File: flow/config.mk
export PLATFORM = sky130hd
export DESIGN_NAME = fp32mult
export DESIGN_NICKNAME = fp32mult
export VERILOG_FILES = /design/flow/design.v
export SDC_FILE = /design/flow/constraint.sdc
export NUM_CORES = 4
export LEC_CHECK = 0
export ABC_AREA = 1
export CAP_MARGIN = 40
export CORE_MARGIN = 2
export CORE_UTILIZATION = 72
export CTS_CLUSTER_DIAMETER = 396
export CTS_CLUSTER_SIZE = 100
export SETUP_SLACK_MARGIN = 1.37
export SLEW_MARGIN = 20
export TNS_END_PERCENT = 5
File: flow/constraint.sdc
create_clock -name core_clock -period 5.57 [get_ports {clk}]
set_input_delay 1.1140 -clock core_clock [delete_from_list [all_inputs] [get_ports {clk}]]
set_output_delay 1.1140 -clock core_clock [all_outputs]
set_load 0.01 [all_outputs]
File: flow/design.v
module fullreg #(  parameter N = 16 )(
    input [N-1:0] d,
    output reg [N-1:0] q,
    input clk,
    input en,
    input clr,  
    input rst   
    );
always @(posedge clk,posedge rst) begin
    if(rst)
        q<=0;
    else    
    if(en==1)begin
        if(clr)
            q<=0;
        else
            q<=d;
    end
end
endmodule
module exp_adder_bias (
    input  wire [7:0] exp1,    
    input  wire [7:0] exp2,    
    output wire [7:0] exp_out  
);
    wire [8:0] sum;            
    wire [8:0] sum_minus_bias;
    assign sum = exp1 + exp2;
    assign sum_minus_bias = sum - 9'd127;
    assign exp_out = sum_minus_bias[7:0];
endmodule
module exp_normalizer (
    input  wire        msb_mult,    
    input  wire [7:0]  exp_in,      
    output wire [7:0]  exp_out      
);
    assign exp_out = msb_mult ? (exp_in + 8'd1) : exp_in;
endmodule
module mantissa_normalizer (
    input  wire [47:0] mult_out,    
    output wire [23:0] mant_out     
);
    assign mant_out = mult_out[47] ? 
                      mult_out[47:24] : 
                      mult_out[46:23];
endmodule
module mult24 (
    input  wire [23:0] a,    
    input  wire [23:0] b,    
    output wire [47:0] p     
);
    assign p = $unsigned(a) * $unsigned(b);
endmodule
module fp32mult (
    input  wire [31:0] x1,
    input  wire [31:0] x2,
    input  wire        en,
    input  wire        rst,
    input  wire        clk,
    output wire [31:0] y,
    output wire        ready
);
    wire [31:0] x1_reg;
    wire [31:0] x2_reg;
    fullreg #(32) reg_x1 (.clk(clk), .rst(rst), .clr(1'b0), .en(en), .d(x1), .q(x1_reg));
    fullreg #(32) reg_x2 (.clk(clk), .rst(rst), .clr(1'b0), .en(en), .d(x2), .q(x2_reg));
    wire sign1 = x1_reg[31];
    wire sign2 = x2_reg[31];
    wire [7:0] exp1 = x1_reg[30:23];
    wire [7:0] exp2 = x2_reg[30:23];
    wire [23:0] mant1 = {1'b1, x1_reg[22:0]};  
    wire [23:0] mant2 = {1'b1, x2_reg[22:0]};
    wire sign_result = sign1 ^ sign2;
    wire [7:0] exp_sum;
      wire en_d1;
    wire en_d2;
    exp_adder_bias exp_add_inst (
        .exp1(exp1),
        .exp2(exp2),
        .exp_out(exp_sum)
    );
    wire [47:0] mant_product;
    mult24 mult_inst (
        .a(mant1),
        .b(mant2),
        .p(mant_product)
    );
    wire [7:0] exp_norm;
    exp_normalizer exp_norm_inst (
        .msb_mult(mant_product[47]),
        .exp_in(exp_sum),
        .exp_out(exp_norm)
    );
    wire [23:0] mant_norm;
    mantissa_normalizer mant_norm_inst (
        .mult_out(mant_product),
        .mant_out(mant_norm)
    );
    wire [31:0] result_comb;
    assign result_comb = {sign_result, exp_norm, mant_norm[22:0]};
    fullreg #(32) reg_out (
        .clk(clk),
        .rst(rst),
        .clr(1'b0),
        .en(en_d1),
        .d(result_comb),
        .q(y)
    );
    fullreg #(1) reg_en_stage1 (
        .clk(clk),
        .rst(rst),
        .clr(1'b0),
        .en(1'b1),
        .d(en),
        .q(en_d1)
    );
    fullreg #(1) reg_en_stage2 (
        .clk(clk),
        .rst(rst),
        .clr(1'b0),
        .en(1'b1),
        .d(en_d1),
        .q(en_d2)
    );
    assign ready = en_d2;
endmodule
File: flow/run.sh
#!/bin/bash
# the make line also repeats each setting of config.mk as NAME=value (left out here)
make -C /OpenROAD-flow-scripts/flow DESIGN_CONFIG=/design/flow/config.mk WORK_HOME=/design/flow/orfs CLKGATE_MAP_FILE= finish
==> impl_metrics.env, run 1 <==
# source this file to load flow results
export IMPL_aoi_share_pct=2.76
export IMPL_crit_path_start="reg_x1.q[15]$_DFFE_PP0P_"
export IMPL_setup_slack_ns=-1.45
export IMPL_synth_logic_top_family="adder cells"
export IMPL_clock_path_buffers=2
export IMPL_clock_sinks=98
export IMPL_syn_nets=3897
export IMPL_synthCells=3165
export IMPL_cts_root_buf="clkbuf_16"
export IMPL_worst_pin_slew_ns=0.937
export IMPL_so_faults="setup timing"
export IMPL_area_leaders="fa_1 (40%), inv_1 (15%), nand2_1 (14%), dfrtp_1 (10%), ha_1 (9.4%)"
export IMPL_max_cap_violations=0
export IMPL_postSynth_asyncResetShare_pct=100
export IMPL_hpwl_mm=62.0
export IMPL_fp_utilization_pct=72.9
export IMPL_die_h_um=188
export IMPL_nets=4174
export IMPL_antenna_left=0
export IMPL_largest_area_cell="fa_1"
export IMPL_arrival_ns=7.35
export IMPL_worstHoldStart="reg_out.q[20]$_DFFE_PP0P_"
export IMPL_slowest_delay_ns=0.77
export IMPL_top_cell="inv_1"
export IMPL_worstHoldEndpoint="reg_out.q[20]$_DFFE_PP0P_"
export IMPL_syn_avg_cell_area_sq_um=7.70
export IMPL_simple_gate_area_share_pct=18.4
export IMPL_mux_area_share_pct=2.12
export IMPL_routed_wl_mm=90.1
export IMPL_place_congestion=0.992
export IMPL_finalCriticalPeriod_ns=7.02
export IMPL_critical_path_buf_inv_count=6
export IMPL_grt_max_degree=45
export IMPL_grt_pass1_vias=26100
export IMPL_cp_top_family="adder cells"
export IMPL_yosysUniqueCellTypes=36
export IMPL_row_count=67
export IMPL_fillers=1640
export IMPL_grtUsageTotal_pct=52.7
export IMPL_setup_viol=31
export IMPL_crit_path_end="reg_out.q[11]$_DFFE_PP0P_"
export IMPL_clkTransAtPathRegs_ns=0.08
export IMPL_clock_latency_ns=0.40
export IMPL_r2r_end="reg_out.q[11]$_DFFE_PP0P_"
export IMPL_yosysWarnings=2
export IMPL_ys_seq_share_pct=10.1
export IMPL_hold_viol=0
export IMPL_route_detailed_drc=0
export IMPL_yosysChipArea_sq_mm=0.0244
export IMPL_post_drt_wl_per_cell_um=23.1
export IMPL_rrSetupSlack_ns=-1.45
export IMPL_mi_logic_area_sq_mm=0.0184
export IMPL_die_area_sq_mm=0.0353
export IMPL_grt_pass1_wl_mm=139
export IMPL_xor_share_pct=0.683
export IMPL_min_path_cells=2
export IMPL_vias_per_cell=6.03
export IMPL_ys_cells=3165
export IMPL_cp_common_cell="fa_1"
export IMPL_fin_worst_skew_ns=0.0135
export IMPL_first_iter_violations=3400
export IMPL_gr_total_overflow=0
export IMPL_reg2reg_from="reg_x1.q[15]$_DFFE_PP0P_"
export IMPL_die_w_um=188
export IMPL_adder_share_pct=49.0
export IMPL_tns_ns=-42.49
export IMPL_max_freq_mhz=142
export IMPL_required_ns=5.90
export IMPL_syn_area_sq_mm=0.0244
export IMPL_synth_edff_count=0
export IMPL_ff_type="dfrtp_1"
export IMPL_drt_pass1_iter_count=10
export IMPL_place_port_buffers=99
export IMPL_endpoint_kind="flop"
export IMPL_synth_seq_cells=98
export IMPL_cp_start_kind="flop"
export IMPL_rsz0062_at_grt="yes"
export IMPL_cts_buffers=9
export IMPL_outcome="failed layout checks"
export IMPL_yosysTopAreaCellShare_pct=39.6
export IMPL_io_pins=100
export IMPL_finalCritPeriodShare_pct=126
export IMPL_timing_slew_headroom_pct=37.6
export IMPL_via_count=23500
export IMPL_post_place_ws_ns=-1.09
export IMPL_cp_depth=26
export IMPL_warning_count=32
export IMPL_antenna_found_initial=3
export IMPL_critPathKind="reg2reg"
export IMPL_hp_class="reg2reg"
export IMPL_coreArea_sq_mm=0.0334
export IMPL_path_max_fanout=14
export IMPL_common_cells="inv_1 (971), nand2_1 (917), fa_1 (482), ha_1 (183), clkbuf_1 (106)"
export IMPL_seq_area_sq_mm=0.00251
export IMPL_reg2reg_depth=26
export IMPL_slew_viol_final=0
export IMPL_areaGrowthSynthToFinish_pct=18.7
export IMPL_cts_tree="built"
export IMPL_slowest_stage="fa_1"
export IMPL_h_tree_depth=3
-- per-stage QoR --
step	utilization [%]	std cells	hold slack [ns]	cell area (sq um)
2_1_floorplan	-	3165	0.349	25200
3_3_place_gp	83.0	3829	0.467	27800
3_5_place_dp	83.0	3830	0.464	27800
4_1_cts	85.7	3886	0.493	28700
5_1_grt	86.5	3896	0.512	28900
6_report	86.5	3898	0.491	28900
-- metal layers --
metal	wire length [um]	vias to the layer above	global-route usage, %
met4	9530	12	41.8
met1	27600	11000	56.5
met2	39600	2101	79.1
li1	-	9472	-
met5	278	-	9.20
met3	13000	950	25.1
-- timing repair --
action | 4_1_cts | 5_1_grt
resized | 58 | 68
buffers inserted | 40 | 8
hold buffers | 0 | 0
endpoints found under the setup margin | 31 | 31
pin swaps | 30 | 26
-- cell type report --
cell class	instances	share of cell area, %
multi-input cells	1974	63.4
inverters	980	12.8
repair buffers	379	12.1
diodes	3	0.0259
well taps	448	1.94
clock inverters	6	0.207
flip-flops and latches	98	8.67
clock buffers	10	0.826
==> run 2: changes to the inputs <==
Settings changed: ABC_AREA 1 to default, CAP_MARGIN 40 to 30, CORE_UTILIZATION 72 to 20, CTS_CLUSTER_DIAMETER 396 to 355, CTS_CLUSTER_SIZE 100 to default, GPL_TIMING_DRIVEN from default to 1, MIN_ROUTING_LAYER from default to met1, PLACE_DENSITY_LB_ADDON from default to 0.0, SETUP_SLACK_MARGIN 1.37 to default, TNS_END_PERCENT 5 to 70.
Clock period 5.57 ns to 15.0 ns, I/O delays scaled along.
==> run 2 against run 1 <==
  * Now clean on timing, DRC and antenna
  * Register-to-register slack improved by 8.1 ns
  * Maximum frequency is 16% lower
  * Die size rose to 3.3 times the previous value
  * Cell count rose by 2.5%
  * Design area shrank 11%
==> impl_metrics.env, run 2 <==
# source this file to load flow results
export IMPL_outcome="no timing/DRC/antenna violations"
export IMPL_setup_slack_ns=6.64
export IMPL_cp_depth=25
export IMPL_min_path_cells=2
export IMPL_antenna_left=0
export IMPL_die_w_um=341
export IMPL_adder_share_pct=52.7
export IMPL_crit_path_start="reg_x2.q[12]$_DFFE_PP0P_"
export IMPL_via_count=16100
export IMPL_endpoint_kind="flop"
export IMPL_die_area_sq_mm=0.116
export IMPL_tns_ns=0
export IMPL_yosysChipArea_sq_mm=0.0227
export IMPL_clock_path_buffers=2
export IMPL_clock_latency_ns=0.40
export IMPL_max_freq_mhz=120
export IMPL_critical_path_buf_inv_count=8
export IMPL_hpwl_mm=73.5
export IMPL_io_pins=100
export IMPL_clkTransAtPathRegs_ns=0.09
export IMPL_synthCells=2454
export IMPL_reg2reg_depth=25
export IMPL_simple_gate_area_share_pct=14.8
export IMPL_coreArea_sq_mm=0.112
export IMPL_hold_viol=0
export IMPL_synth_logic_top_family="adder cells"
export IMPL_mux_area_share_pct=2.82
export IMPL_place_congestion=0.751
export IMPL_path_max_fanout=24
export IMPL_ys_cells=2454
export IMPL_slowest_stage="inv_1"
export IMPL_slew_viol_final=0
export IMPL_max_cap_violations=0
export IMPL_yosysUniqueCellTypes=72
export IMPL_xor_share_pct=1.35
export IMPL_critPathKind="reg2reg"
export IMPL_top_cell="inv_1"
export IMPL_drt_pass1_iter_count=5
export IMPL_clock_sinks=98
export IMPL_h_tree_depth=3
export IMPL_cts_root_buf="clkbuf_16"
export IMPL_fin_worst_skew_ns=0.0182
export IMPL_grt_pass1_vias=18900
export IMPL_cp_start_kind="flop"
export IMPL_required_ns=15.28
export IMPL_grt_pass1_wl_mm=139
export IMPL_row_count=123
export IMPL_largest_area_cell="fa_1"
export IMPL_holdBufCountCts=0
export IMPL_cts_buffers=9
export IMPL_nets=3219
export IMPL_synth_seq_cells=98
export IMPL_antenna_found_initial=10
export IMPL_routed_wl_mm=94.4
export IMPL_aoi_share_pct=5.47
export IMPL_arrival_ns=8.65
export IMPL_post_drt_wl_per_cell_um=23.6
export IMPL_yosysWarnings=2
export IMPL_area_leaders="fa_1 (43%), dfrtp_1 (11%), ha_1 (10%), inv_1 (10%), and2_1 (6.7%)"
export IMPL_slowest_delay_ns=0.76
export IMPL_worst_pin_slew_ns=0.976
export IMPL_hp_class="reg2reg"
export IMPL_ff_type="dfrtp_1"
export IMPL_grt_max_degree=59
export IMPL_route_detailed_drc=0
export IMPL_crit_path_end="reg_out.q[10]$_DFFE_PP0P_"
export IMPL_warning_count=27
export IMPL_common_cells="inv_1 (604), fa_1 (482), nand2_1 (312), and2_1 (241), ha_1 (183)"
export IMPL_worstHoldStart="reg_out.q[7]$_DFFE_PP0P_"
export IMPL_gr_total_overflow=0
export IMPL_finalCriticalPeriod_ns=8.36
export IMPL_postSynth_asyncResetShare_pct=100
export IMPL_finalCritPeriodShare_pct=55.8
export IMPL_post_place_ws_ns=6.58
export IMPL_die_h_um=341
export IMPL_cts_setup_buffers=0
export IMPL_syn_avg_cell_area_sq_um=9.23
export IMPL_cts_repair_resize_count=0
export IMPL_rrSetupSlack_ns=6.64
export IMPL_first_iter_violations=658
export IMPL_timing_slew_headroom_pct=34.9
export IMPL_syn_area_sq_mm=0.0227
export IMPL_cp_top_family="adder cells"
export IMPL_fp_utilization_pct=20.2
export IMPL_rsz0062_at_grt="no"
export IMPL_r2r_end="reg_out.q[10]$_DFFE_PP0P_"
export IMPL_areaGrowthSynthToFinish_pct=13.6
export IMPL_syn_nets=3186
export IMPL_setup_viol=0
export IMPL_synth_edff_count=0
export IMPL_cts_tree="built"
export IMPL_worstHoldEndpoint="reg_out.q[7]$_DFFE_PP0P_"
export IMPL_grtUsageTotal_pct=16.8
export IMPL_reg2reg_from="reg_x2.q[12]$_DFFE_PP0P_"
export IMPL_yosysTopAreaCellShare_pct=42.6
export IMPL_vias_per_cell=4.02
export IMPL_ys_seq_share_pct=10.8
export IMPL_place_port_buffers=99
-- run 2: metal layers --
| metal | share of wire, % | global-route usage, % |
|---|---|---|
| met4 | 0.70 | 1.67 |
| met1 | 45 | 22.1 |
| met5 | 0 | 0 |
| met3 | 1.3 | 0.986 |
| met2 | 53 | 31.1 |
-- run 2: final cells by class --
cell class,count,area (sq um)
multi-input combinational,1632,17500
sequential,98,2470
antenna,3,7.51
inverter,607,2280
tap,1500,1880
clock inverter,7,98.8
fill,12400,86600
clock buffer,9,225
timing repair buffer,139,1310
-- run 2: through the flow --
stage	cells	hold WS, ns	utilization [%]	area, sq um
global placement	3974	0.493	22.6	25400
detailed placement	3976	0.485	22.6	25400
global route	3992	0.525	22.9	25700
floorplan	2454	0.387	-	22700
finish	3995	0.507	22.9	25700
CTS	3992	0.514	22.9	25700
==> run 3: changes to the inputs <==
Settings changed: CAP_MARGIN 30 to 0, CORE_UTILIZATION 20 to 72, CTS_CLUSTER_DIAMETER 355 to default, CTS_CLUSTER_SIZE from default to 10, GPL_TIMING_DRIVEN 1 to default, MIN_ROUTING_LAYER met1 to default, PLACE_DENSITY from default to 0.36, PLACE_DENSITY_LB_ADDON 0.0 to default, SETUP_SLACK_MARGIN from default to 0.87, TNS_END_PERCENT 70 to 5.
Clock period 15.0 ns to 5.56 ns, I/O delays scaled along.
==> run 3 against run 2 <==
  * The layout now fails its checks (setup timing)
  * First-iteration DRC count grew 110%
  * Setup slack got worse by 8.1 ns
  * Non-clock buffer count is 239 higher
  * Register-to-register slack got worse by 8.1 ns
  * Critical endpoint is now reg_out.q[1]$_DFFE_PP0P_
==> impl_metrics.env, run 3 <==
# source this file to load flow results
export IMPL_first_iter_violations=1401
export IMPL_slowest_stage="fa_2"
export IMPL_synthCells=2454
export IMPL_yosysTopAreaCellShare_pct=42.6
export IMPL_route_detailed_drc=0
export IMPL_max_cap_violations=0
export IMPL_worst_pin_slew_ns=1.01
export IMPL_yosysWarnings=2
export IMPL_r2r_end="reg_out.q[1]$_DFFE_PP0P_"
export IMPL_slew_viol_final=0
export IMPL_syn_area_sq_mm=0.0227
export IMPL_coreArea_sq_mm=0.0307
export IMPL_slowest_delay_ns=0.61
export IMPL_syn_nets=3186
export IMPL_grtUsageTotal_pct=42.6
export IMPL_simple_gate_area_share_pct=14.8
export IMPL_die_area_sq_mm=0.0329
export IMPL_synth_seq_cells=98
export IMPL_dpl_cell_count=3065
export IMPL_via_count=18400
export IMPL_min_path_cells=1
export IMPL_hold_viol=0
export IMPL_crit_path_start="reg_x1.q[12]$_DFFE_PP0P_"
export IMPL_place_congestion=0.945
export IMPL_antenna_found_initial=0
export IMPL_post_drt_wl_per_cell_um=21.0
export IMPL_cts_tree="built"
export IMPL_worstHoldEndpoint="reg_out.q[25]$_DFFE_PP0P_"
export IMPL_top_cell="inv_1"
export IMPL_crit_path_end="reg_out.q[1]$_DFFE_PP0P_"
export IMPL_timing_slew_headroom_pct=32.3
export IMPL_cp_top_family="adder cells"
export IMPL_die_h_um=181
export IMPL_synth_edff_count=0
export IMPL_arrival_ns=7.24
export IMPL_drt_pass1_iter_count=7
export IMPL_antenna_left=0
export IMPL_common_cells="inv_1 (604), fa_1 (482), nand2_1 (312), and2_1 (241), ha_1 (183)"
export IMPL_area_leaders="fa_1 (43%), dfrtp_1 (11%), ha_1 (10%), inv_1 (10%), and2_1 (6.7%)"
export IMPL_place_port_buffers=99
export IMPL_hold_slack_ns=0.506
export IMPL_yosysUniqueCellTypes=72
export IMPL_clkTransAtPathRegs_ns=0.08
export IMPL_holdBufCountCts=0
export IMPL_critPathKind="reg2reg"
export IMPL_post_place_ws_ns=-1.71
export IMPL_gr_total_overflow=0
export IMPL_outcome="failed layout checks"
export IMPL_adder_share_pct=52.7
export IMPL_largest_area_cell="fa_1"
export IMPL_required_ns=5.73
export IMPL_cts_buffers=9
export IMPL_setup_viol=31
export IMPL_io_pins=100
export IMPL_placed_cell_area_sq_mm=0.0259
export IMPL_routed_wl_mm=65.8
export IMPL_path_cells="buf_12 > buf_4 > and2_1 > fa_1 > inv_1 > fa_1 > inv_1 > fa_1 > fa_2 > fa_2 > fa_1 > inv_1 > fa_1 > inv_1 > ha_4 > nand4_1 > nand2b_1 > o41ai_4 > o2111a_2 > o21ai_2 > nand2_4 > buf_12 > mux2i_2 > a21oi_1"
export IMPL_worstHoldStart="reg_out.q[25]$_DFFE_PP0P_"
export IMPL_finalNonFillerCells=3129
export IMPL_grt_pass1_vias=20700
export IMPL_reg2reg_from="reg_x1.q[12]$_DFFE_PP0P_"
export IMPL_xor_share_pct=1.35
export IMPL_fillers=1546
export IMPL_endpoint_kind="flop"
export IMPL_fin_worst_skew_ns=0.0156
export IMPL_cp_depth=24
export IMPL_cts_root_buf="clkbuf_16"
export IMPL_ys_cells=2454
export IMPL_h_tree_depth=3
export IMPL_nets=3459
export IMPL_mux_area_share_pct=2.82
export IMPL_final_area_sq_mm=0.0270
export IMPL_syn_avg_cell_area_sq_um=9.23
export IMPL_ys_seq_share_pct=10.8
export IMPL_critical_path_buf_inv_count=7
export IMPL_cp_common_cell="fa_1"
export IMPL_clock_path_buffers=2
export IMPL_row_count=64
export IMPL_finalCriticalPeriod_ns=7.07
export IMPL_rrSetupSlack_ns=-1.51
export IMPL_reg2reg_depth=24
export IMPL_hpwl_mm=51.6
export IMPL_setup_slack_ns=-1.51
export IMPL_areaGrowthSynthToFinish_pct=19.2
export IMPL_vias_per_cell=5.90
export IMPL_tns_ns=-43.57
export IMPL_grt_max_degree=84
export IMPL_finalCritPeriodShare_pct=127
export IMPL_fin_util_pct=87.8
export IMPL_synth_logic_top_family="adder cells"
export IMPL_grt_pass1_wl_mm=107
export IMPL_clock_latency_ns=0.36
export IMPL_ff_type="dfrtp_1"
export IMPL_path_max_fanout=12
export IMPL_aoi_share_pct=5.47
export IMPL_die_w_um=181
export IMPL_rsz0062_at_grt="yes"
export IMPL_fp_utilization_pct=73.7
export IMPL_max_freq_mhz=142
export IMPL_postSynth_asyncResetShare_pct=100
export IMPL_warning_count=32
export IMPL_yosysChipArea_sq_mm=0.0227
export IMPL_cp_start_kind="flop"
export IMPL_clock_sinks=98
export IMPL_hp_class="reg2reg"
export IMPL_so_faults="setup timing"
run 3: final cells by class:
class	count	area, sq um	share of cell area (%)
multi-input cells	1633	18000	66.5
inverters	607	2290	8.48
repair buffers	378	3490	12.9
diodes	1	2.50	0.00926
flip-flops and latches	98	2480	9.19
clock buffers	10	229	0.848
clock inverters	6	56.3	0.208
well taps	396	495	1.83
run 3: what timing repair did:
item | CTS | global route
setup endpoints to repair | 31 | 31
pin swaps | 43 | 24
resized | 86 | 19
buffers inserted | 37 | 8
gates cloned | 0 | 1
run 3: per-layer routing:
layer | global-route usage, % | wire length (um)
met5 | 0 | 0
met4 | 28.6 | 5670
met3 | 8.00 | 5960
met2 | 71.8 | 32200
met1 | 49.8 | 22000
==> run 4: changes to the inputs <==
Settings changed: CAP_MARGIN 0 to 25, CORE_ASPECT_RATIO from default to 1.23, CORE_MARGIN 2 to 3, CORE_UTILIZATION 72 to 29, CTS_CLUSTER_DIAMETER from default to 178, CTS_CLUSTER_SIZE 10 to 34, GPL_TIMING_DRIVEN from default to 1, MIN_ROUTING_LAYER from default to met1, PLACE_DENSITY 0.36 to default, PLACE_DENSITY_LB_ADDON from default to 0.27, SETUP_SLACK_MARGIN 0.87 to 1.33, TNS_END_PERCENT 5 to 50.
Clock period 5.56 ns to 5.15 ns, I/O delays scaled along.
==> run 4 against run 3 <==
  * Die size increased by 150%
  * Critical path depth unchanged
  * First-iteration DRC count decreased by 39%
  * The layout still fails its checks (setup timing)
  * Clock-buffer cell count unchanged
  * Synthesized cell count unchanged
  * Maximum frequency increased by 0.61%
  * Highest routed layer unchanged
==> impl_metrics.env, run 4 <==
# source this file to load flow results
export IMPL_antenna_left=0
export IMPL_r2r_end="reg_out.q[21]$_DFFE_PP0P_"
export IMPL_io_pins=100
export IMPL_yosysWarnings=2
export IMPL_rrSetupSlack_ns=-1.87
export IMPL_min_path_cells=1
export IMPL_common_cells="inv_1 (604), fa_1 (482), nand2_1 (312), and2_1 (241), ha_1 (183)"
export IMPL_grt_max_degree=84
export IMPL_gr_total_overflow=0
export IMPL_syn_avg_cell_area_sq_um=9.23
export IMPL_postSynth_asyncResetShare_pct=100
export IMPL_simple_gate_area_share_pct=14.8
export IMPL_post_place_ws_ns=-2.18
export IMPL_yosysChipArea_sq_mm=0.0227
export IMPL_adder_share_pct=52.7
export IMPL_grt_pass1_vias=19500
export IMPL_cts_root_buf="clkbuf_16"
export IMPL_cp_top_family="adder cells"
export IMPL_path_max_fanout=9
export IMPL_antenna_found_initial=2
export IMPL_cts_buffers=9
export IMPL_die_h_um=316
export IMPL_cp_depth=24
export IMPL_syn_nets=3186
export IMPL_dpl_cell_count=3744
export IMPL_grtUsageTotal_pct=17.0
export IMPL_row_count=113
export IMPL_xor_share_pct=1.35
export IMPL_largest_area_cell="fa_1"
export IMPL_finalCritPeriodShare_pct=136
export IMPL_critPathKind="reg2reg"
export IMPL_synth_edff_count=0
export IMPL_routed_wl_mm=66.7
export IMPL_via_count=17300
export IMPL_first_iter_violations=851
export IMPL_die_w_um=258
export IMPL_place_congestion=0.868
export IMPL_required_ns=5.42
export IMPL_clock_path_buffers=2
export IMPL_yosysUniqueCellTypes=72
export IMPL_cp_start_kind="flop"
export IMPL_max_freq_mhz=142
export IMPL_areaGrowthSynthToFinish_pct=26.0
export IMPL_nets=3489
export IMPL_yosysTopAreaCellShare_pct=42.6
export IMPL_cp_common_cell="fa_1"
export IMPL_area_leaders="fa_1 (43%), dfrtp_1 (11%), ha_1 (10%), inv_1 (10%), and2_1 (6.7%)"
export IMPL_worstHoldEndpoint="reg_x1.q[25]$_DFFE_PP0P_"
export IMPL_synth_logic_top_family="adder cells"
export IMPL_setup_viol=31
export IMPL_fin_worst_skew_ns=0.0122
export IMPL_grt_pass1_wl_mm=107
export IMPL_route_detailed_drc=0
export IMPL_clkTransAtPathRegs_ns=0.08
export IMPL_drt_pass1_iter_count=5
export IMPL_timing_slew_headroom_pct=35.0
export IMPL_aoi_share_pct=5.47
export IMPL_die_area_sq_mm=0.0815
export IMPL_reg2reg_from="reg_x1.q[9]$_DFFE_PP0P_"
export IMPL_rsz0062_at_grt="yes"
export IMPL_tns_ns=-53.65
export IMPL_slowest_stage="fa_1"
export IMPL_setup_slack_ns=-1.87
export IMPL_endpoint_kind="flop"
export IMPL_so_faults="setup timing"
export IMPL_synth_seq_cells=98
export IMPL_finalCriticalPeriod_ns=7.02
export IMPL_slew_viol_final=0
export IMPL_synthCells=2454
export IMPL_syn_area_sq_mm=0.0227
export IMPL_finalNonFillerCells=3798
export IMPL_worstHoldStart="reg_x1.q[25]$_DFFE_PP0P_"
export IMPL_place_port_buffers=99
export IMPL_fp_utilization_pct=29.3
export IMPL_hp_class="reg2reg"
export IMPL_vias_per_cell=4.54
export IMPL_h_tree_depth=3
export IMPL_coreArea_sq_mm=0.0773
export IMPL_path_cells="buf_12 > buf_12 > and2_4 > fa_1 > inv_1 > fa_1 > inv_2 > fa_1 > fa_1 > fa_1 > fa_1 > inv_1 > fa_1 > inv_2 > ha_4 > and4_4 > nand3_2 > or3b_4 > o22ai_4 > a211o_1 > a2111o_1 > a2111oi_4 > o311ai_1 > o211ai_2"
export IMPL_mux_area_share_pct=2.82
export IMPL_slowest_delay_ns=0.59
export IMPL_hpwl_mm=56.0
export IMPL_worst_pin_slew_ns=0.975
export IMPL_critical_path_buf_inv_count=6
export IMPL_crit_path_end="reg_out.q[21]$_DFFE_PP0P_"
export IMPL_clock_sinks=98
export IMPL_reg2reg_depth=24
export IMPL_clock_latency_ns=0.39
export IMPL_fin_util_pct=36.9
export IMPL_ys_seq_share_pct=10.8
export IMPL_max_cap_violations=0
export IMPL_outcome="failed layout checks"
export IMPL_arrival_ns=7.29
export IMPL_ys_cells=2454
export IMPL_post_drt_wl_per_cell_um=17.6
export IMPL_cts_tree="built"
export IMPL_top_cell="inv_1"
export IMPL_hold_viol=0
export IMPL_crit_path_start="reg_x1.q[9]$_DFFE_PP0P_"
export IMPL_ff_type="dfrtp_1"
export IMPL_warning_count=30
## run 4: timing repair
item | 4_1_cts | 5_1_grt
hold buffers | 0 | 0
gates resized | 80 | 55
setup buffers | 29 | 6
setup endpoints to repair | 31 | 31
hold endpoints to repair | 0 | 0
pin swaps | 62 | 34
gates cloned | 1 | 0
## run 4: through the flow
stage          hold WS (ns)  cell area [sq um]
2_1_floorplan         0.387              23300
3_5_place_dp          0.503              27300
3_3_place_gp          0.500              27300
4_1_cts               0.521              28200
5_1_grt               0.535              28500
6_report              0.519              28500
## run 4: per-layer routing
layer  vias to the layer above  track usage, %  wire length, um
met5                         -               0                0
met4                         0            6.20             2700
met3                       105            2.10             2060
met2                       307            31.5            35900
met1                      8994            20.0            26100
li1                       7849               -                -
## run 4: final cells by class
class / count / area [sq um]
flip-flops and latches: 98 / 2480
fillers: 7807 / 48800
clock inverters: 6 / 82.6
well taps: 1035 / 1290
multi-input cells: 1632 / 18200
repair buffers: 409 / 3980
clock buffers: 10 / 239
diodes: 1 / 2.50
inverters: 607 / 2290
==> run 5: changes to the inputs <==
Settings changed: CAP_MARGIN 25 to 20, CORE_ASPECT_RATIO 1.23 to default, CORE_MARGIN 3 to 2, CORE_UTILIZATION 29 to 72, CTS_CLUSTER_DIAMETER 178 to 397, CTS_CLUSTER_SIZE 34 to 10, GPL_TIMING_DRIVEN 1 to default, MIN_ROUTING_LAYER met1 to default, PLACE_DENSITY from default to 0.38, PLACE_DENSITY_LB_ADDON 0.27 to default, SETUP_SLACK_MARGIN 1.33 to 1.47, TNS_END_PERCENT 50 to 10.
Clock period 5.15 ns to 5.19 ns, I/O delays scaled along.
==> run 5 against run 4 <==
  * Still fails the layout checks on setup timing
  * Sequential share of layout area increased by 0.41 points
  * Routed wire length is 0.67% higher
  * Register-to-register slack got worse by 0.03 ns
  * Synthesized area unchanged
  * Synthesized cell count unchanged
  * Die size fell by 60%
  * Setup slack lost 0.027 ns
  * Non-clock buffer count shrank 13
  * Maximum frequency down 0.94%
  * Critical path type unchanged
  * Highest routed layer is now met5
==> impl_metrics.env, run 5 <==
# source this file to load flow results
export IMPL_grt_pass1_wl_mm=107
export IMPL_areaGrowthSynthToFinish_pct=20.2
export IMPL_synth_logic_top_family="adder cells"
export IMPL_finalCriticalPeriod_ns=7.09
export IMPL_yosysUniqueCellTypes=72
export IMPL_antenna_found_initial=3
export IMPL_fp_utilization_pct=73.7
export IMPL_clock_sinks=98
export IMPL_place_congestion=0.957
export IMPL_cts_buffers=9
export IMPL_endpoint_kind="flop"
export IMPL_antenna_left=0
export IMPL_nets=3477
export IMPL_crit_path_end="reg_out.q[20]$_DFFE_PP0P_"
export IMPL_reg2reg_from="reg_x2.q[7]$_DFFE_PP0P_"
export IMPL_row_count=64
export IMPL_rsz0062_at_grt="yes"
export IMPL_rrSetupSlack_ns=-1.90
export IMPL_die_area_sq_mm=0.0329
export IMPL_via_count=18500
export IMPL_fin_worst_skew_ns=0.0144
export IMPL_setup_slack_ns=-1.90
export IMPL_slowest_stage="fa_1"
export IMPL_drt_pass1_iter_count=5
export IMPL_cts_root_buf="clkbuf_16"
export IMPL_critPathKind="reg2reg"
export IMPL_io_pins=100
export IMPL_ff_type="dfrtp_1"
export IMPL_max_freq_mhz=141
export IMPL_cp_top_family="adder cells"
export IMPL_ys_cells=2454
export IMPL_yosysWarnings=2
export IMPL_so_faults="setup timing"
export IMPL_hold_slack_ns=0.521
export IMPL_crit_path_start="reg_x2.q[7]$_DFFE_PP0P_"
export IMPL_top_cell="inv_1"
export IMPL_hold_viol=0
export IMPL_mux_area_share_pct=2.82
export IMPL_outcome="failed layout checks"
export IMPL_warning_count=32
export IMPL_die_h_um=181
export IMPL_cp_start_kind="flop"
export IMPL_synthCells=2454
export IMPL_fillers=1484
export IMPL_worst_pin_slew_ns=0.966
export IMPL_vias_per_cell=5.87
export IMPL_first_iter_violations=1316
export IMPL_synth_seq_cells=98
export IMPL_xor_share_pct=1.35
export IMPL_routed_wl_mm=67.1
export IMPL_required_ns=5.47
export IMPL_worstHoldEndpoint="reg_x1.q[29]$_DFFE_PP0P_"
export IMPL_finalCritPeriodShare_pct=137
export IMPL_timing_slew_headroom_pct=35.6
export IMPL_syn_area_sq_mm=0.0227
export IMPL_common_cells="inv_1 (604), fa_1 (482), nand2_1 (312), and2_1 (241), ha_1 (183)"
export IMPL_critical_path_buf_inv_count=6
export IMPL_syn_nets=3186
export IMPL_worstHoldStart="reg_x1.q[29]$_DFFE_PP0P_"
export IMPL_cp_depth=24
export IMPL_slew_viol_final=0
export IMPL_yosysChipArea_sq_mm=0.0227
export IMPL_grt_max_degree=69
export IMPL_aoi_share_pct=5.47
export IMPL_hpwl_mm=53.7
export IMPL_ys_seq_share_pct=10.8
export IMPL_grtUsageTotal_pct=42.9
export IMPL_synth_edff_count=0
export IMPL_grt_pass1_vias=20700
export IMPL_h_tree_depth=3
export IMPL_simple_gate_area_share_pct=14.8
export IMPL_setup_viol=31
export IMPL_die_w_um=181
export IMPL_syn_avg_cell_area_sq_um=9.23
export IMPL_path_cells="buf_12 > buf_4 > and2_1 > fa_1 > fa_1 > inv_1 > fa_1 > fa_1 > inv_1 > fa_2 > fa_1 > inv_1 > fa_1 > inv_1 > ha_2 > a21o_1 > a21o_1 > a21oi_2 > o21ai_1 > a211o_1 > a2111o_1 > a2111oi_4 > o311ai_1 > o211ai_1"
export IMPL_slowest_delay_ns=0.57
export IMPL_adder_share_pct=52.7
export IMPL_clkTransAtPathRegs_ns=0.08
export IMPL_area_leaders="fa_1 (43%), dfrtp_1 (11%), ha_1 (10%), inv_1 (10%), and2_1 (6.7%)"
export IMPL_coreArea_sq_mm=0.0307
export IMPL_place_port_buffers=99
export IMPL_gr_total_overflow=0
export IMPL_cts_tree="built"
export IMPL_arrival_ns=7.37
export IMPL_clock_latency_ns=0.37
export IMPL_post_drt_wl_per_cell_um=21.3
export IMPL_yosysTopAreaCellShare_pct=42.6
export IMPL_max_cap_violations=0
export IMPL_hp_class="reg2reg"
export IMPL_reg2reg_depth=24
export IMPL_route_detailed_drc=0
export IMPL_path_max_fanout=11
export IMPL_r2r_end="reg_out.q[20]$_DFFE_PP0P_"
export IMPL_largest_area_cell="fa_1"
export IMPL_clock_path_buffers=2
export IMPL_postSynth_asyncResetShare_pct=100
export IMPL_cp_common_cell="fa_1"
export IMPL_min_path_cells=1
==> run 5: final cells by class <==
class	count	area, sq um	share of cell area, %
Clock buffer	10	229	0.841
Sequential cell	98	2480	9.12
Clock inverter	6	47.5	0.175
Tap cell	396	495	1.82
Antenna cell	3	7.51	0.0276
Multi-Input combinational cell	1633	18000	66.0
Timing Repair Buffer	396	3700	13.6
Inverter	607	2290	8.42
==> run 5: timing repair <==
item / CTS / global route
setup endpoints to repair: 31 / 31
buffers inserted: 28 / 6
cloned: 1 / 0
hold buffers: 0 / 0
resized: 49 / 35
pin swaps: 21 / 22
==> run 5: per-layer routing <==
| layer | part of all wire (%) | up-vias | GRT usage [%] | routed length (um) |
|---|---|---|---|---|
| met5 | 0.015 | - | 0 | 10 |
| met4 | 8.9 | 2 | 30.9 | 5990 |
| met3 | 8.3 | 364 | 6.87 | 5540 |
| met2 | 50 | 1054 | 73.2 | 33300 |
| met1 | 33 | 9211 | 49.4 | 22300 |
| li1 | - | 7841 | - | - |
==> run 5: through the flow <==
stage | util (%) | std cells | setup TNS [ns] | setup slack, ns | cell area (sq um)
after floorplan | - | 2454 | -37.04 | -1.33 | 23200
after global placement | 85.5 | 3095 | -54.49 | -1.83 | 26300
after detailed placement | 85.5 | 3095 | -57.98 | -1.97 | 26300
after CTS | 87.9 | 3140 | -52.83 | -1.78 | 27000
after global routing | 88.5 | 3148 | -59.63 | -2.05 | 27200
final | 88.5 | 3149 | -55.02 | -1.90 | 27200
==> run 6: changes to the inputs <==
Settings changed: CAP_MARGIN 20 to 35, CTS_CLUSTER_DIAMETER 397 to default, CTS_CLUSTER_SIZE 10 to default, GPL_ROUTABILITY_DRIVEN from default to 1, MIN_ROUTING_LAYER from default to met1, PLACE_DENSITY 0.38 to 0.37, SETUP_SLACK_MARGIN 1.47 to default, TNS_END_PERCENT 10 to 95.
Clock period 5.19 ns to 6.83 ns, I/O delays scaled along.
==> run 6 against run 5 <==
  * The layout still fails its checks (setup timing)
  * Critical endpoint is now reg_out.q[21]$_DFFE_PP0P_
  * Synthesized cell count unchanged
  * Via count up 7.6%
  * Flip-flop count unchanged
  * Core utilization up 1.7 points
  * Clock skew up 0.0010 ns
  * Routed wire length up 17%
  * Highest routed layer is now met4
  * Critical path depth up 3
==> impl_metrics.env, run 6 <==
# source this file to load flow results
export IMPL_fillers=1353
export IMPL_reg2reg_from="reg_x1.q[9]$_DFFE_PP0P_"
export IMPL_aoi_share_pct=5.47
export IMPL_cts_tree="built"
export IMPL_routed_wl_mm=78.9
export IMPL_clock_latency_ns=0.38
export IMPL_gr_total_overflow=0
export IMPL_finalCritPeriodShare_pct=111
export IMPL_reg2reg_depth=27
export IMPL_synthCells=2454
export IMPL_areaGrowthSynthToFinish_pct=22.5
export IMPL_critPathKind="reg2reg"
export IMPL_crit_path_end="reg_out.q[21]$_DFFE_PP0P_"
export IMPL_die_area_sq_mm=0.0329
export IMPL_fp_utilization_pct=73.7
export IMPL_common_cells="inv_1 (604), fa_1 (482), nand2_1 (312), and2_1 (241), ha_1 (183)"
export IMPL_finalCriticalPeriod_ns=7.56
export IMPL_warning_count=32
export IMPL_rrSetupSlack_ns=-0.73
export IMPL_nets=3470
export IMPL_required_ns=7.07
export IMPL_arrival_ns=7.80
export IMPL_syn_area_sq_mm=0.0227
export IMPL_mux_area_share_pct=2.82
export IMPL_setup_viol=31
export IMPL_setup_slack_ns=-0.727
export IMPL_postSynth_asyncResetShare_pct=100
export IMPL_grt_pass1_vias=20900
export IMPL_first_iter_violations=2151
export IMPL_grt_max_degree=84
export IMPL_max_cap_violations=0
export IMPL_cp_common_cell="fa_1"
export IMPL_min_path_cells=1
export IMPL_synth_seq_cells=98
export IMPL_antenna_left=0
export IMPL_top_cell="inv_1"
export IMPL_worstHoldEndpoint="reg_x1.q[27]$_DFFE_PP0P_"
export IMPL_largest_area_cell="fa_1"
export IMPL_h_tree_depth=3
export IMPL_cts_root_buf="clkbuf_16"
export IMPL_worstHoldStart="reg_x1.q[27]$_DFFE_PP0P_"
export IMPL_simple_gate_area_share_pct=14.8
export IMPL_worst_pin_slew_ns=0.833
export IMPL_outcome="failed layout checks"
export IMPL_clock_sinks=98
export IMPL_path_max_fanout=5
export IMPL_holdBufCountCts=0
export IMPL_dpl_cell_count=3043
export IMPL_endpoint_kind="flop"
export IMPL_tns_ns=-16.08
export IMPL_syn_avg_cell_area_sq_um=9.23
export IMPL_hold_viol=0
export IMPL_cp_top_family="adder cells"
export IMPL_timing_slew_headroom_pct=44.4
export IMPL_die_w_um=181
export IMPL_clkTransAtPathRegs_ns=0.08
export IMPL_ys_seq_share_pct=10.8
export IMPL_area_leaders="fa_1 (43%), dfrtp_1 (11%), ha_1 (10%), inv_1 (10%), and2_1 (6.7%)"
export IMPL_row_count=64
export IMPL_yosysTopAreaCellShare_pct=42.6
export IMPL_max_freq_mhz=132
export IMPL_placed_cell_area_sq_mm=0.0256
export IMPL_clock_path_buffers=2
export IMPL_slowest_stage="fa_2"
export IMPL_hpwl_mm=51.8
export IMPL_syn_nets=3186
export IMPL_grt_pass1_wl_mm=110
export IMPL_ff_type="dfrtp_1"
export IMPL_xor_share_pct=1.35
export IMPL_critical_path_buf_inv_count=9
export IMPL_slowest_delay_ns=0.76
export IMPL_place_port_buffers=99
export IMPL_synth_edff_count=0
export IMPL_fin_util_pct=90.2
export IMPL_ys_cells=2454
export IMPL_place_congestion=0.935
export IMPL_adder_share_pct=52.7
export IMPL_so_faults="setup timing"
export IMPL_yosysChipArea_sq_mm=0.0227
export IMPL_cp_start_kind="flop"
export IMPL_synth_logic_top_family="adder cells"
export IMPL_fin_worst_skew_ns=0.0154
export IMPL_r2r_end="reg_out.q[21]$_DFFE_PP0P_"
export IMPL_antenna_found_initial=2
export IMPL_final_area_sq_mm=0.0277
export IMPL_post_drt_wl_per_cell_um=25.1
export IMPL_via_count=19900
export IMPL_finalNonFillerCells=3141
export IMPL_grtUsageTotal_pct=44.3
export IMPL_die_h_um=181
export IMPL_cts_buffers=9
export IMPL_coreArea_sq_mm=0.0307
export IMPL_yosysWarnings=2
export IMPL_crit_path_start="reg_x1.q[9]$_DFFE_PP0P_"
export IMPL_route_detailed_drc=0
export IMPL_slew_viol_final=0
export IMPL_hp_class="reg2reg"
export IMPL_rsz0062_at_grt="yes"
export IMPL_vias_per_cell=6.33
export IMPL_cp_depth=27
export IMPL_io_pins=100
export IMPL_drt_pass1_iter_count=6
export IMPL_yosysUniqueCellTypes=72
-- run 6: repair_timing --
item | CTS | global route
gates cloned | 7 | 0
endpoints found under the setup margin | 31 | 31
gates resized | 172 | 76
buffers inserted | 53 | 20
pin swaps | 135 | 57
-- run 6: cell type report --
class	instances	area, sq um	share of cell area [%]
Multi-Input combinational cell	1633	18300	65.8
Timing Repair Buffer	389	3900	14.0
Sequential cell	98	2470	8.92
Inverter	607	2280	8.23
Tap cell	396	495	1.79
Clock buffer	11	253	0.911
Clock inverter	5	72.6	0.262
Antenna cell	2	5.00	0.0180
-- run 6: per-stage QoR --
step           worst slack (ns)  hold slack, ns
6_report                 -0.727           0.516
5_1_grt                  -0.807           0.532
4_1_cts                  -0.132           0.510
3_5_place_dp             -0.371           0.489
3_3_place_gp             -0.239           0.474
2_1_floorplan           0.00335           0.387
-- run 6: metal layers --
metal / track usage, % / wire length, um / vias to the layer above
li1: - / - / 7826
met1: 51.3 / 23900 / 9690
met2: 75.0 / 36900 / 1655
met3: 7.62 / 8960 / 701
met4: 31.8 / 9160 / 0
met5: 0 / 0 / -
==> run 7: changes to the inputs <==
Settings changed: CAP_MARGIN 35 to 20, CTS_CLUSTER_DIAMETER from default to 396, CTS_CLUSTER_SIZE from default to 100, GPL_ROUTABILITY_DRIVEN 1 to default, MIN_ROUTING_LAYER met1 to default, PLACE_DENSITY 0.37 to 0.38, SETUP_SLACK_MARGIN from default to 0.84, TNS_END_PERCENT 95 to default.
Clock period 6.83 ns to 4.27 ns, I/O delays scaled along.
==> run 7 against run 6 <==
  * Still fails the layout checks on setup timing
  * Clock-buffer cell count decreased by 2
  * Synthesized cell count unchanged
  * Core utilization increased by 3.4 points
  * First-iteration DRC count increased by 80%
  * Non-clock buffer count increased by 95
  * Critical path type unchanged
  * Critical endpoint is now reg_out.q[16]$_DFFE_PP0P_
==> impl_metrics.env, run 7 <==
# source this file to load flow results
export IMPL_finalCritPeriodShare_pct=193
export IMPL_largest_area_cell="fa_1"
export IMPL_cts_tree="built"
export IMPL_clock_sinks=98
export IMPL_post_drt_wl_per_cell_um=29.8
export IMPL_yosysChipArea_sq_mm=0.0227
export IMPL_mux_area_share_pct=2.82
export IMPL_r2r_end="reg_out.q[16]$_DFFE_PP0P_"
export IMPL_final_area_sq_mm=0.0288
export IMPL_areaGrowthSynthToFinish_pct=27.1
export IMPL_row_count=64
export IMPL_gr_total_overflow=0
export IMPL_cts_buffers=9
export IMPL_die_h_um=181
export IMPL_die_area_sq_mm=0.0329
export IMPL_placed_cell_area_sq_mm=0.0266
export IMPL_finalCriticalPeriod_ns=8.24
export IMPL_crit_path_start="reg_x1.q[6]$_DFFE_PP0P_"
export IMPL_coreArea_sq_mm=0.0307
export IMPL_cp_common_cell="fa_1"
export IMPL_timing_slew_headroom_pct=2.10
export IMPL_post_place_ws_ns=-2.92
export IMPL_slowest_delay_ns=0.73
export IMPL_clock_latency_ns=0.38
export IMPL_worstHoldStart="reg_out.q[25]$_DFFE_PP0P_"
export IMPL_syn_area_sq_mm=0.0227
export IMPL_antenna_left=0
export IMPL_grt_pass1_vias=22100
export IMPL_worst_pin_slew_ns=1.45
export IMPL_clkTransAtPathRegs_ns=0.09
export IMPL_arrival_ns=8.53
export IMPL_hold_viol=0
export IMPL_via_count=22200
export IMPL_so_faults="setup timing"
export IMPL_setup_viol=31
export IMPL_cp_depth=26
export IMPL_aoi_share_pct=5.47
export IMPL_dpl_cell_count=3121
export IMPL_required_ns=4.56
export IMPL_syn_avg_cell_area_sq_um=9.23
export IMPL_antenna_found_initial=9
export IMPL_die_w_um=181
export IMPL_adder_share_pct=52.7
export IMPL_crit_path_end="reg_out.q[16]$_DFFE_PP0P_"
export IMPL_synthCells=2454
export IMPL_ff_type="dfrtp_1"
export IMPL_cts_root_buf="clkbuf_16"
export IMPL_io_pins=100
export IMPL_path_max_fanout=4
export IMPL_fillers=941
export IMPL_rsz0062_at_grt="yes"
export IMPL_xor_share_pct=1.35
export IMPL_synth_logic_top_family="adder cells"
export IMPL_top_cell="inv_1"
export IMPL_fin_worst_skew_ns=0.0144
export IMPL_outcome="failed layout checks"
export IMPL_yosysTopAreaCellShare_pct=42.6
export IMPL_h_tree_depth=3
export IMPL_finalNonFillerCells=3243
export IMPL_grt_max_degree=69
export IMPL_area_leaders="fa_1 (43%), dfrtp_1 (11%), ha_1 (10%), inv_1 (10%), and2_1 (6.7%)"
export IMPL_ys_seq_share_pct=10.8
export IMPL_max_freq_mhz=121
export IMPL_route_detailed_drc=0
export IMPL_cp_start_kind="flop"
export IMPL_first_iter_violations=3873
export IMPL_reg2reg_from="reg_x1.q[6]$_DFFE_PP0P_"
export IMPL_fp_utilization_pct=73.7
export IMPL_routed_wl_mm=96.6
export IMPL_drt_pass1_iter_count=17
export IMPL_grtUsageTotal_pct=48.1
export IMPL_setup_slack_ns=-3.97
export IMPL_place_port_buffers=99
export IMPL_vias_per_cell=6.85
export IMPL_postSynth_asyncResetShare_pct=100
export IMPL_endpoint_kind="flop"
export IMPL_place_congestion=0.947
export IMPL_reg2reg_depth=26
export IMPL_simple_gate_area_share_pct=14.8
export IMPL_critical_path_buf_inv_count=10
export IMPL_synth_seq_cells=98
export IMPL_synth_edff_count=0
export IMPL_ys_cells=2454
export IMPL_yosysUniqueCellTypes=72
export IMPL_slew_viol_final=0
export IMPL_grt_pass1_wl_mm=118
export IMPL_hpwl_mm=55.5
export IMPL_common_cells="inv_1 (604), fa_1 (482), nand2_1 (312), and2_1 (241), ha_1 (183)"
export IMPL_hp_class="reg2reg"
export IMPL_rrSetupSlack_ns=-3.97
export IMPL_min_path_cells=1
export IMPL_clock_path_buffers=2
export IMPL_worstHoldEndpoint="reg_out.q[25]$_DFFE_PP0P_"
export IMPL_slowest_stage="fa_1"
export IMPL_cp_top_family="adder cells"
export IMPL_yosysWarnings=2
export IMPL_max_cap_violations=0
export IMPL_warning_count=33
export IMPL_nets=3565
export IMPL_fin_util_pct=93.6
export IMPL_critPathKind="reg2reg"
export IMPL_syn_nets=3186
## run 7: layout make-up
| class | count | area (sq um) | share of cell area (%) |
|---|---|---|---|
| Antenna cell | 9 | 22.5 | 0.0782 |
| Clock buffer | 9 | 225 | 0.782 |
| Clock inverter | 7 | 93.8 | 0.326 |
| Inverter | 607 | 2290 | 7.95 |
| Multi-Input combinational cell | 1633 | 18500 | 64.3 |
| Sequential cell | 98 | 2490 | 8.64 |
| Tap cell | 396 | 495 | 1.72 |
| Timing Repair Buffer | 484 | 4680 | 16.3 |
## run 7: metal layers
layer | part of all wire [%] | vias up | wire length (um) | GRT usage [%]
met2 | 42 | 2516 | 40900 | 79.5
met4 | 14 | 14 | 13600 | 40.3
met1 | 27 | 10400 | 26100 | 52.0
met5 | 0.50 | - | 481 | 1.04
li1 | - | 8030 | - | -
met3 | 16 | 1271 | 15500 | 12.6
## run 7: stage by stage
stage / setup TNS (ns) / hold slack (ns)
floorplan: -65.04 / 0.387
global placement: -80.40 / 0.475
detailed placement: -84.90 / 0.491
CTS: -79.00 / 0.521
global route: -117.42 / 0.536
finish: -107.99 / 0.516
## run 7: what timing repair did
action,CTS,global route
hold buffers,0,0
pin swaps,84,98
gates resized,136,115
cloned,2,2
buffers inserted,50,43
endpoints found under the setup margin,31,31
==> run 8: changes to the inputs <==
Settings changed: ABC_AREA from default to 0, CAP_MARGIN 20 to 15, CELL_PAD_IN_SITES_GLOBAL_PLACEMENT from default to 3, CORE_ASPECT_RATIO from default to 0.73, CORE_MARGIN 2 to 10, CORE_UTILIZATION 72 to 38, CTS_CLUSTER_DIAMETER 396 to 262, CTS_CLUSTER_SIZE 100 to 45, GPL_TIMING_DRIVEN from default to 0, PLACE_DENSITY 0.38 to default, SETUP_SLACK_MARGIN 0.84 to 1.65, SLEW_MARGIN 20 to 25, TNS_END_PERCENT from default to 10.
Clock period 4.27 ns to 11.8 ns, I/O delays scaled along.
==> run 8 against run 7 <==
  * Routed wire length fell by 10%
  * Now clean on timing, DRC and antenna
  * Design area fell by 13%
  * Maximum frequency fell by 14%
  * Non-clock buffer count fell by 267
  * Via count fell by 23%
  * Global-route usage fell by 23 points
  * First-iteration DRC count fell by 68%
==> impl_metrics.env, run 8 <==
# source this file to load flow results
export IMPL_outcome="no timing/DRC/antenna violations"
export IMPL_cts_buffers=9
export IMPL_synthCells=2454
export IMPL_yosysUniqueCellTypes=72
export IMPL_placed_cell_area_sq_mm=0.0246
export IMPL_antenna_left=0
export IMPL_mux_area_share_pct=2.82
export IMPL_aoi_share_pct=5.47
export IMPL_grt_use_met2_pct=37.8
export IMPL_place_port_buffers=99
export IMPL_die_h_um=229
export IMPL_coreArea_sq_mm=0.0590
export IMPL_h_tree_depth=3
export IMPL_synth_edff_count=0
export IMPL_cts_root_buf="clkbuf_16"
export IMPL_clock_sinks=98
export IMPL_place_congestion=0.918
export IMPL_finalCriticalPeriod_ns=9.56
export IMPL_xor_share_pct=1.35
export IMPL_max_cap_violations=0
export IMPL_synth_seq_cells=98
export IMPL_clock_latency_ns=0.39
export IMPL_row_count=76
export IMPL_syn_nets=3186
export IMPL_grtUsageTotal_pct=25.4
export IMPL_grt_pass1_vias=18400
export IMPL_required_ns=12.05
export IMPL_cp_depth=23
export IMPL_path_max_fanout=10
export IMPL_r2r_end="reg_out.q[19]$_DFFE_PP0P_"
export IMPL_top_cell="inv_1"
export IMPL_postSynth_asyncResetShare_pct=100
export IMPL_cp_common_cell="fa_1"
export IMPL_reg2reg_from="reg_x1.q[8]$_DFFE_PP0P_"
export IMPL_hold_viol=0
export IMPL_simple_gate_area_share_pct=14.8
export IMPL_slowest_stage="clkbuf_1"
export IMPL_clock_path_buffers=2
export IMPL_fp_utilization_pct=38.4
export IMPL_timing_slew_headroom_pct=26.6
export IMPL_fin_worst_skew_ns=0.0159
export IMPL_cts_repair_resize_count=0
export IMPL_route_detailed_drc=0
export IMPL_post_drt_wl_per_cell_um=26.0
export IMPL_clkTransAtPathRegs_ns=0.08
export IMPL_holdBufCountCts=0
export IMPL_critical_path_buf_inv_count=5
export IMPL_arrival_ns=9.81
export IMPL_rsz0062_at_grt="no"
export IMPL_routed_wl_mm=87.0
export IMPL_ys_seq_share_pct=10.8
export IMPL_worstHoldEndpoint="reg_en_stage2.q$_DFF_PP0_"
export IMPL_crit_path_end="reg_out.q[19]$_DFFE_PP0P_"
export IMPL_slew_viol_final=0
export IMPL_cp_top_family="adder cells"
export IMPL_yosysWarnings=2
export IMPL_cts_setup_buffers=0
export IMPL_setup_viol=0
export IMPL_areaGrowthSynthToFinish_pct=10.1
export IMPL_drt_pass1_iter_count=5
export IMPL_worst_pin_slew_ns=1.10
export IMPL_max_freq_mhz=105
export IMPL_io_pins=100
export IMPL_fin_util_pct=42.3
export IMPL_area_leaders="fa_1 (43%), dfrtp_1 (11%), ha_1 (10%), inv_1 (10%), and2_1 (6.7%)"
export IMPL_tns_ns=0
export IMPL_adder_share_pct=52.7
export IMPL_grt_busiest_layer="met2"
export IMPL_vias_per_cell=5.11
export IMPL_grt_use_met1_pct=37.3
export IMPL_grt_pass1_wl_mm=129
export IMPL_crit_path_start="reg_x1.q[8]$_DFFE_PP0P_"
export IMPL_fillers=6032
export IMPL_largest_area_cell="fa_1"
export IMPL_grt_util_met3_pct=5.48
export IMPL_synth_logic_top_family="adder cells"
export IMPL_antenna_found_initial=8
export IMPL_final_area_sq_mm=0.0249
export IMPL_path_cells="clkbuf_1 > clkbuf_1 > nand2_1 > fa_1 > fa_1 > inv_1 > fa_1 > fa_1 > fa_1 > fa_1 > inv_1 > fa_1 > inv_1 > ha_1 > nand2_1 > o31ai_1 > or3b_1 > o22ai_2 > a21oi_1 > a211oi_1 > o21ai_0 > o221ai_1 > a22oi_1"
export IMPL_ys_cells=2454
export IMPL_gr_total_overflow=0
export IMPL_via_count=17100
export IMPL_yosysChipArea_sq_mm=0.0227
export IMPL_yosysTopAreaCellShare_pct=42.6
export IMPL_hp_class="reg2reg"
export IMPL_common_cells="inv_1 (604), fa_1 (482), nand2_1 (312), and2_1 (241), ha_1 (183)"
export IMPL_reg2reg_depth=23
export IMPL_ff_type="dfrtp_1"
export IMPL_cp_start_kind="flop"
export IMPL_endpoint_kind="flop"
export IMPL_warning_count=29
export IMPL_critPathKind="reg2reg"
export IMPL_syn_avg_cell_area_sq_um=9.23
export IMPL_slowest_delay_ns=0.79
export IMPL_rrSetupSlack_ns=2.24
export IMPL_cts_tree="built"
export IMPL_die_w_um=306
export IMPL_worstHoldStart="reg_en_stage1.q$_DFF_PP0_"
export IMPL_grt_max_degree=61
export IMPL_first_iter_violations=1228
export IMPL_min_path_cells=0
export IMPL_syn_area_sq_mm=0.0227
export IMPL_hpwl_mm=72.5
export IMPL_nets=3297
export IMPL_die_area_sq_mm=0.0699
export IMPL_finalCritPeriodShare_pct=81.0
-- run 8: routing by layer --
layer	part of all wire, %	routed length [um]	vias to the layer above
li1	-	-	7478
met1	48	41600	9058
met5	0.015	13	-
met4	1.7	1500	2
met2	43	37500	534
met3	7.4	6400	60
-- run 8: cell type report --
cell class	instances	area, sq um	area share [%]
multi-input cells	1632	17500	70.1
flip-flops and latches	98	2450	9.84
inverters	607	2280	9.16
repair buffers	100	1020	4.09
well taps	780	976	3.91
plain buffers	117	455	1.83
clock buffers	10	239	0.959
clock inverters	5	36.3	0.146
diodes	2	5.00	0.0201
-- run 8: per-stage QoR --
step,setup WS [ns],hold slack [ns],instances
after floorplan,4.90,0.387,2454
after global placement,2.47,0.425,3333
after detailed placement,2.52,0.431,3334
after CTS,2.47,0.459,3349
after global routing,2.05,0.494,3349
final,2.24,0.463,3351
==> run 9: changes to the inputs <==
Settings changed: ABC_AREA 0 to default, CAP_MARGIN 15 to 20, CELL_PAD_IN_SITES_GLOBAL_PLACEMENT 3 to default, CORE_ASPECT_RATIO 0.73 to default, CORE_MARGIN 10 to 2, CORE_UTILIZATION 38 to 61, CTS_CLUSTER_DIAMETER 262 to default, CTS_CLUSTER_SIZE 45 to default, GPL_TIMING_DRIVEN 0 to default, SETUP_SLACK_MARGIN 1.65 to default, SLEW_MARGIN 25 to 20, TNS_END_PERCENT 10 to default.
Clock period 11.8 ns to 5.02 ns, I/O delays scaled along.
==> run 9 against run 8 <==
  * Design area is 13% higher
  * Critical endpoint is now reg_out.q[21]$_DFFE_PP0P_
  * Clock skew shrank 0.0022 ns
  * Cell count is 2.7% lower
  * The layout now fails its checks (setup timing)
  * Sequential share of layout area shrank 1.0 points
  * Routed wire length shrank 27%
==> impl_metrics.env, run 9 <==
# source this file to load flow results
export IMPL_so_faults="setup timing"
export IMPL_synth_edff_count=0
export IMPL_synth_seq_cells=98
export IMPL_routed_wl_mm=63.8
export IMPL_worstHoldEndpoint="reg_out.q[25]$_DFFE_PP0P_"
export IMPL_required_ns=5.26
export IMPL_grt_busiest_layer="met2"
export IMPL_outcome="failed layout checks"
export IMPL_slowest_delay_ns=0.52
export IMPL_max_freq_mhz=144
export IMPL_fillers=2544
export IMPL_synthCells=2454
export IMPL_nets=3520
export IMPL_via_count=17700
export IMPL_syn_area_sq_mm=0.0227
export IMPL_ys_seq_share_pct=10.8
export IMPL_route_detailed_drc=0
export IMPL_place_port_buffers=99
export IMPL_grt_util_met3_pct=4.64
export IMPL_drt_pass1_iter_count=6
export IMPL_synth_logic_top_family="adder cells"
export IMPL_yosysUniqueCellTypes=72
export IMPL_arrival_ns=7.20
export IMPL_grt_use_met1_pct=42.2
export IMPL_crit_path_start="reg_x1.q[14]$_DFFE_PP0P_"
export IMPL_clock_latency_ns=0.36
export IMPL_clock_sinks=98
export IMPL_gr_total_overflow=0
export IMPL_hp_class="reg2reg"
export IMPL_cts_tree="built"
export IMPL_warning_count=32
export IMPL_clock_path_buffers=2
export IMPL_slew_viol_final=0
export IMPL_timing_slew_headroom_pct=33.5
export IMPL_path_cells="buf_12 > clkbuf_16 > and2_4 > fa_1 > fa_1 > inv_1 > fa_1 > fa_1 > inv_1 > fa_2 > fa_1 > inv_1 > fa_1 > inv_2 > ha_4 > and4_4 > nand3_2 > or3b_4 > o22ai_4 > a211o_1 > a2111o_1 > a2111oi_4 > o311ai_2 > o211ai_2"
export IMPL_postSynth_asyncResetShare_pct=100
export IMPL_finalCritPeriodShare_pct=139
export IMPL_worst_pin_slew_ns=0.997
export IMPL_setup_viol=31
export IMPL_cp_common_cell="fa_1"
export IMPL_tns_ns=-57.37
export IMPL_fp_utilization_pct=61.9
export IMPL_syn_avg_cell_area_sq_um=9.23
export IMPL_grt_max_degree=84
export IMPL_grtUsageTotal_pct=34.8
export IMPL_largest_area_cell="fa_1"
export IMPL_endpoint_kind="flop"
export IMPL_cp_top_family="adder cells"
export IMPL_max_cap_violations=0
export IMPL_fin_worst_skew_ns=0.0138
export IMPL_setup_slack_ns=-1.94
export IMPL_ys_cells=2454
export IMPL_holdBufCountCts=0
export IMPL_grt_pass1_vias=19700
export IMPL_yosysChipArea_sq_mm=0.0227
export IMPL_simple_gate_area_share_pct=14.8
export IMPL_yosysWarnings=2
export IMPL_antenna_found_initial=2
export IMPL_top_cell="inv_1"
==> run 9: metrics by stage <==
step | std cells | setup WS, ns | utilization [%] | cell area, sq um
finish | 3262 | -1.94 | 77.1 | 28200
global route | 3261 | -2.15 | 77.1 | 28200
CTS | 3238 | -1.91 | 75.5 | 27600
global placement | 3185 | -2.16 | 72.5 | 26600
floorplan | 2454 | -1.50 | - | 23300
detailed placement | 3185 | -2.21 | 72.5 | 26600
==> run 9: repair_timing <==
| item | CTS | global route |
|---|---|---|
| pin swaps | 75 | 52 |
| cloned | 1 | 3 |
| buffers inserted | 38 | 22 |
| gates resized | 96 | 86 |
| setup endpoints to repair | 31 | 31 |
==> run 9: layout make-up <==
cell class,instances,area (sq um),area share (%)
timing repair buffer,440,4190,14.9
clock inverter,6,93.8,0.333
inverter,607,2290,8.10
antenna,1,2.50,0.00887
clock buffer,10,239,0.847
sequential,98,2490,8.81
tap,468,586,2.08
multi-input combinational,1632,18300,65.0
==> run 9: layer usage <==
metal	share of wire, %	vias up	wire length, um
li1	-	7944	-
met1	38	8970	24000
met2	51	591	32300
met3	5.8	191	3710
met4	6.0	2	3850
met5	0.019	-	12
